## run A
// top
module top(
    input logic clock, reset,
    input logic [9:0] inp,
    output logic [9:0] out
);
make LEC_CHECK=0 ABC_AREA=0 CAP_MARGIN=25 CELL_PAD_IN_SITES_DETAIL_PLACEMENT=1 CELL_PAD_IN_SITES_GLOBAL_PLACEMENT=0 CORE_MARGIN=5 CORE_UTILIZATION=36 CTS_CLUSTER_DIAMETER=77 GPL_ROUTABILITY_DRIVEN=0 GPL_TIMING_DRIVEN=0 HOLD_SLACK_MARGIN=0.07 MIN_ROUTING_LAYER=met1 PLACE_DENSITY_LB_ADDON=0.04 SLEW_MARGIN=10 finish   # period 5.74 ns
run.sh (not shown) runs the stock make flow with config.mk's settings and CLKGATE_MAP_FILE=.
Run A finished all stages; layout check result: FAIL, due to setup timing.
Edits applied to the flow inputs when going from run A to run B:
- changing SLEW_MARGIN from 10 to 20
- removing PLACE_DENSITY_LB_ADDON (formerly 0.04)
- removing GPL_ROUTABILITY_DRIVEN (formerly 0)
- removing GPL_TIMING_DRIVEN (formerly 0)
- removing HOLD_SLACK_MARGIN (formerly 0.07)
- setting PLACE_DENSITY to 0.76 for the first time
- setting CTS_CLUSTER_SIZE to 50 for the first time
- changing CORE_UTILIZATION from 36 to 72
- changing CAP_MARGIN from 25 to 20
- removing MIN_ROUTING_LAYER (formerly met1)
- removing CTS_CLUSTER_DIAMETER (formerly 77)
- removing CELL_PAD_IN_SITES_DETAIL_PLACEMENT (formerly 1)
- changing CORE_MARGIN from 5 to 2
- removing ABC_AREA (formerly 0)
- removing CELL_PAD_IN_SITES_GLOBAL_PLACEMENT (formerly 0)
- changing the clock period (ns, I/O delays scaled along) from 5.74 to 7.84
Results
- Run B: flow complete, layout not clean; failing: setup timing
- Run B vs run A, layout-stage area growth over the synthesis result went down by 6.4 points.
- Measured against each other, run B and run A differ in achievable frequency, the higher figure coming from run A.
- Pin count of the biggest net entering global routing (higher): run B
- Number of logic stages on the critical path including buffering went down by more than 10% going from run A to run B.
Setup changes, run B to run C
- a change of PLACE_DENSITY from 0.76 to 0.35
- an added CTS_CLUSTER_DIAMETER of 28
## What came out
Complete run, failing final checks: run C, reason setup timing.
Comparing run C against run B, there is no change at all in total met2 wirelength after detailed routing.
Reported for run C and run B, chip area estimate from yosys synthesis turned out identical to the last digit.
Delta (run C minus run B): critical path depth in cells has remained practically unchanged, wire length after detailed routing was more or less identical.
Summary of run C over run B: data required time of the worst path closely matched the old numbers.
## Diff of input files: run D against run C
- setting ABC_AREA to 1 for the first time
- removing PLACE_DENSITY (formerly 0.35)
- setting GPL_ROUTABILITY_DRIVEN to 1 for the first time
- setting TNS_END_PERCENT to 90 for the first time
- removing CTS_CLUSTER_DIAMETER (formerly 28)
- changing CORE_UTILIZATION from 72 to 16
- removing CTS_CLUSTER_SIZE (formerly 50)
- changing the clock period (ns, I/O delays scaled along) from 7.84 to 7.14
--- outcome ---
Completing all stages was not enough for run D: its layout failed the final checks because of setup timing.
Run D against run C: sequential share of layout area roughly the same; minimum setup slack after placement went down 0.17 ns; met1 routing resource usage after global routing decreased 50 points.
Diff run C -> run D: number of rows created at floorplan higher, register area share after synthesis higher, global routing met3 resource utilization now smaller.
Least setup slack across all paths after layout (run D over run C): decrease, 0.095 ns

---

Starting RTL as in the previous note.
Settings: LEC_CHECK=0, CAP_MARGIN=20, CORE_MARGIN=2, CORE_UTILIZATION=69, CTS_CLUSTER_SIZE=50, HOLD_SLACK_MARGIN=-0.07, PLACE_DENSITY=0.66, SLEW_MARGIN=20; clock period 7.57 ns.
The starting point completed, yet does not pass: negative setup slack.
Then changed:
- CORE_UTILIZATION: 69 -> 66
- CTS_CLUSTER_SIZE: 50 -> unset
- HOLD_SLACK_MARGIN: -0.07 -> 0.29
- PLACE_DENSITY: 0.66 -> unset
- SETUP_SLACK_MARGIN: unset -> 1.53
- TNS_END_PERCENT: unset -> 5
- clock period: 7.57 -> 5.59 ns (I/O delays scaled with it)
Now the flow stopped in 5_1_grt (GRT-0116). Synthesized cell count is unchanged. Area after synthesis is unchanged. Die size goes up by 4.4%.
Then changed:
- ABC_AREA: unset -> 1
- CAP_MARGIN: 20 -> 15
- CELL_PAD_IN_SITES_DETAIL_PLACEMENT: unset -> 1
- CELL_PAD_IN_SITES_GLOBAL_PLACEMENT: unset -> 0
- CORE_MARGIN: 2 -> 8
- CTS_CLUSTER_DIAMETER: unset -> 359
- GPL_ROUTABILITY_DRIVEN: unset -> 1
- GPL_TIMING_DRIVEN: unset -> 0
- HOLD_SLACK_MARGIN: 0.29 -> unset
- MAX_ROUTING_LAYER: unset -> met5
- MIN_ROUTING_LAYER: unset -> met1
- PLACE_DENSITY: unset -> 0.6
- SETUP_SLACK_MARGIN: 1.53 -> 1.65
- SLEW_MARGIN: 20 -> 10
- TNS_END_PERCENT: 5 -> 25
- clock period: 5.59 -> 5.99 ns (I/O delays scaled with it)
With this change the flow never finished: it broke off in 3_5_place_dp with DPL-0033.
Synthesized area fell by 5.2%.
Die area rose by 9.9%.
Synthesized cell count rose by 13%.
Then changed:
- ABC_AREA: 1 -> unset
- CAP_MARGIN: 15 -> 40
- CELL_PAD_IN_SITES_DETAIL_PLACEMENT: 1 -> unset
- CELL_PAD_IN_SITES_GLOBAL_PLACEMENT: 0 -> unset
- CORE_MARGIN: 8 -> 2
- CORE_UTILIZATION: 66 -> 65
- CTS_CLUSTER_DIAMETER: 359 -> unset
- CTS_CLUSTER_SIZE: unset -> 31
- GPL_ROUTABILITY_DRIVEN: 1 -> unset
- GPL_TIMING_DRIVEN: 0 -> unset
- HOLD_SLACK_MARGIN: unset -> 0.3
- MAX_ROUTING_LAYER: met5 -> unset
- MIN_ROUTING_LAYER: met1 -> unset
- PLACE_DENSITY: 0.6 -> unset
- SETUP_SLACK_MARGIN: 1.65 -> -0.39
- SLEW_MARGIN: 10 -> 20
- TNS_END_PERCENT: 25 -> unset
- clock period: 5.99 -> 5.03 ns (I/O delays scaled with it)
With this change the flow died in 5_1_grt. Die area falls by a little under a tenth. Synthesized cell count falls by roughly a tenth. Area after synthesis rises by a few percent.

---

## try-maple
Starting RTL as in the previous note.
Settings: LEC_CHECK=0, ABC_AREA=1, CAP_MARGIN=20, CORE_ASPECT_RATIO=0.5, CORE_MARGIN=7, CORE_UTILIZATION=70, CTS_CLUSTER_DIAMETER=204, CTS_CLUSTER_SIZE=100, PLACE_DENSITY=0.66, SETUP_SLACK_MARGIN=-0.12, SLEW_MARGIN=20, TNS_END_PERCENT=10; clock period 8.0 ns.
[try-maple] flow finished | final checks: failed | reasons: setup timing
The following lists how try-nickel was set up differently from try-maple:
Settings: CORE_UTILIZATION: 70 -> 40; SETUP_SLACK_MARGIN: -0.12 -> unset; CORE_MARGIN: 7 -> 2; CORE_ASPECT_RATIO: 0.5 -> unset; CTS_CLUSTER_SIZE: 100 -> unset; ABC_AREA: 1 -> unset; TNS_END_PERCENT: 10 -> unset; PLACE_DENSITY: 0.66 -> unset; CTS_CLUSTER_DIAMETER: 204 -> unset; the clock period (ns, I/O delays scaled along): 8.0 -> 6.75.
Notes after the runs:
| try-nickel | all stages done | FAIL | setup timing |. Between try-nickel and try-maple, the area growth from synthesis to layout is higher for try-nickel. try-nickel vs. try-maple: routed length on met3 went down by about 26%. Row final design area excluding fillers: try-nickel higher / try-maple lower. Compare try-nickel and try-maple | synthesized cell count lower: try-nickel. Number of non-clock inverters for try-nickel is lower than for try-maple. For try-maple, the critical path capture point was out1.data_out[6]$_DFF_PP0_, unlike try-nickel, where it was out1.data_out[3]$_DFF_PP0_. Area fraction in compound gates after synthesis, try-nickel and try-maple: smaller value in try-maple. try-nickel: share of the cycle needed by the critical path after routing higher than try-maple. Lower clock skew among try-nickel and try-maple: try-nickel.
Input-level comparison between try-raven and try-nickel:
Settings: CORE_UTILIZATION changed from 40 to 64; SETUP_SLACK_MARGIN newly set to 1.53; the clock period (ns, I/O delays scaled along) changed from 6.75 to 5.59.
Notes after the runs:
Compared with try-nickel, try-raven shows number of placed instances, taps included lower by 134.
Diff try-nickel -> try-raven | worst setup slack after placement | decrease of 1.05 ns
| number of placement rows | try-raven vs try-nickel | 22% lower |
Per the comparison of try-raven with try-nickel, global placement routability congestion higher, total die size lower, fraction of the core area occupied by cells at floorplan higher.
try-raven | ERROR | 5_1_grt
try-nickel has a higher total of cells resized after clock tree synthesis than try-raven.
The inputs of try-delta differ from those of try-raven as listed below.
Settings: SETUP_SLACK_MARGIN now 1.79, was 1.53; CORE_UTILIZATION now 57, was 64; the clock period (ns, I/O delays scaled along) now 6.45, was 5.59.
### Flow results
- | try-delta | all stages done | FAIL | setup timing |
- try-delta vs. try-raven: post-CTS setup buffer count went down about 20%, HPWL after detailed placement went down 1500 um, height of the die went up about 6%.
- try-raven → try-delta: area of the core went up; adder and majority gate portion of the synthesized area did not really move; count of instances resized after the clock tree is built went down.
- Die width in try-delta is about 6% higher than in try-raven
- Measured against each other, try-delta and try-raven differ in die size, the higher figure coming from try-delta.
- For fraction of synthesis flops using an asynchronous set or reset pin, try-delta and try-raven come out practically identical.
- Cell count after placement for try-delta: about 1% down relative to try-raven
- Looking at minimum setup slack after placement, try-delta sits above try-raven.
The following lists how try-amber was set up differently from try-delta:
Settings: clearing SETUP_SLACK_MARGIN, which used to be 1.79; putting GPL_ROUTABILITY_DRIVEN at 0 where nothing was set; putting TNS_END_PERCENT at 55 where nothing was set; putting GPL_TIMING_DRIVEN at 1 where nothing was set; putting CTS_CLUSTER_SIZE at 75 where nothing was set; putting MIN_ROUTING_LAYER at met1 where nothing was set; putting HOLD_SLACK_MARGIN at 0.07 where nothing was set; putting CELL_PAD_IN_SITES_DETAIL_PLACEMENT at 0 where nothing was set; putting ABC_AREA at 0 where nothing was set; putting CTS_CLUSTER_DIAMETER at 251 where nothing was set; swapping 20 for 25 in CAP_MARGIN; swapping 57 for 68 in CORE_UTILIZATION; putting PLACE_DENSITY_LB_ADDON at 0.04 where nothing was set; swapping 20 for 10 in SLEW_MARGIN; putting CELL_PAD_IN_SITES_GLOBAL_PLACEMENT at 0 where nothing was set; swapping 6.45 for 7.83 in the clock period (ns, I/O delays scaled along).
Findings:
- Ran to the end and failed final checks on setup timing: try-amber.
- As far as clock network area share is concerned, try-delta and try-amber perform about the same.
- Density: try-amber denser than try-delta
- Area overhead of the layout relative to synthesis, try-amber and try-delta, higher one = try-delta.
- The non-clock buffer count in try-amber sits about 60% below the value recorded for try-delta.
- Of try-amber and try-delta, the lower transition time at the pin with the least slew margin belongs to try-delta.

---

Starting RTL as in the previous note.
clock: 5.99 ns
lec_check: 0
abc_area: 0
cap_margin: 15
cell_pad_in_sites_detail_placement: 1
cell_pad_in_sites_global_placement: 1
core_margin: 4
core_utilization: 28
cts_cluster_diameter: 77
gpl_routability_driven: 1
gpl_timing_driven: 0
max_routing_layer: met4
min_routing_layer: met2
place_density: 0.6
setup_slack_margin: -0.01
slew_margin: 10
tns_end_percent: 25
The starting point finished with negative setup slack left.
Edit:
- CAP_MARGIN: 15 -> 20
- CELL_PAD_IN_SITES_GLOBAL_PLACEMENT: 1 -> unset
- CORE_MARGIN: 4 -> 5
- CORE_UTILIZATION: 28 -> 47
- CTS_CLUSTER_DIAMETER: 77 -> 46
- CTS_CLUSTER_SIZE: unset -> 55
- GPL_ROUTABILITY_DRIVEN: 1 -> unset
- HOLD_SLACK_MARGIN: unset -> 0.21
- MAX_ROUTING_LAYER: met4 -> unset
- MIN_ROUTING_LAYER: met2 -> unset
- PLACE_DENSITY: 0.6 -> unset
- PLACE_DENSITY_LB_ADDON: unset -> 0.21
- SETUP_SLACK_MARGIN: -0.01 -> 0.06
- SLEW_MARGIN: 10 -> 5
- TNS_END_PERCENT: 25 -> 50
- clock period: 5.99 -> 8.72 ns (I/O delays scaled with it)
The changed run reached the layout checks and failed them: negative setup slack.
Critical path depth goes up by 5.
Area after synthesis does not change.
Clock-buffer cell count is unchanged.
Worst setup slack is better by 2.4 ns.
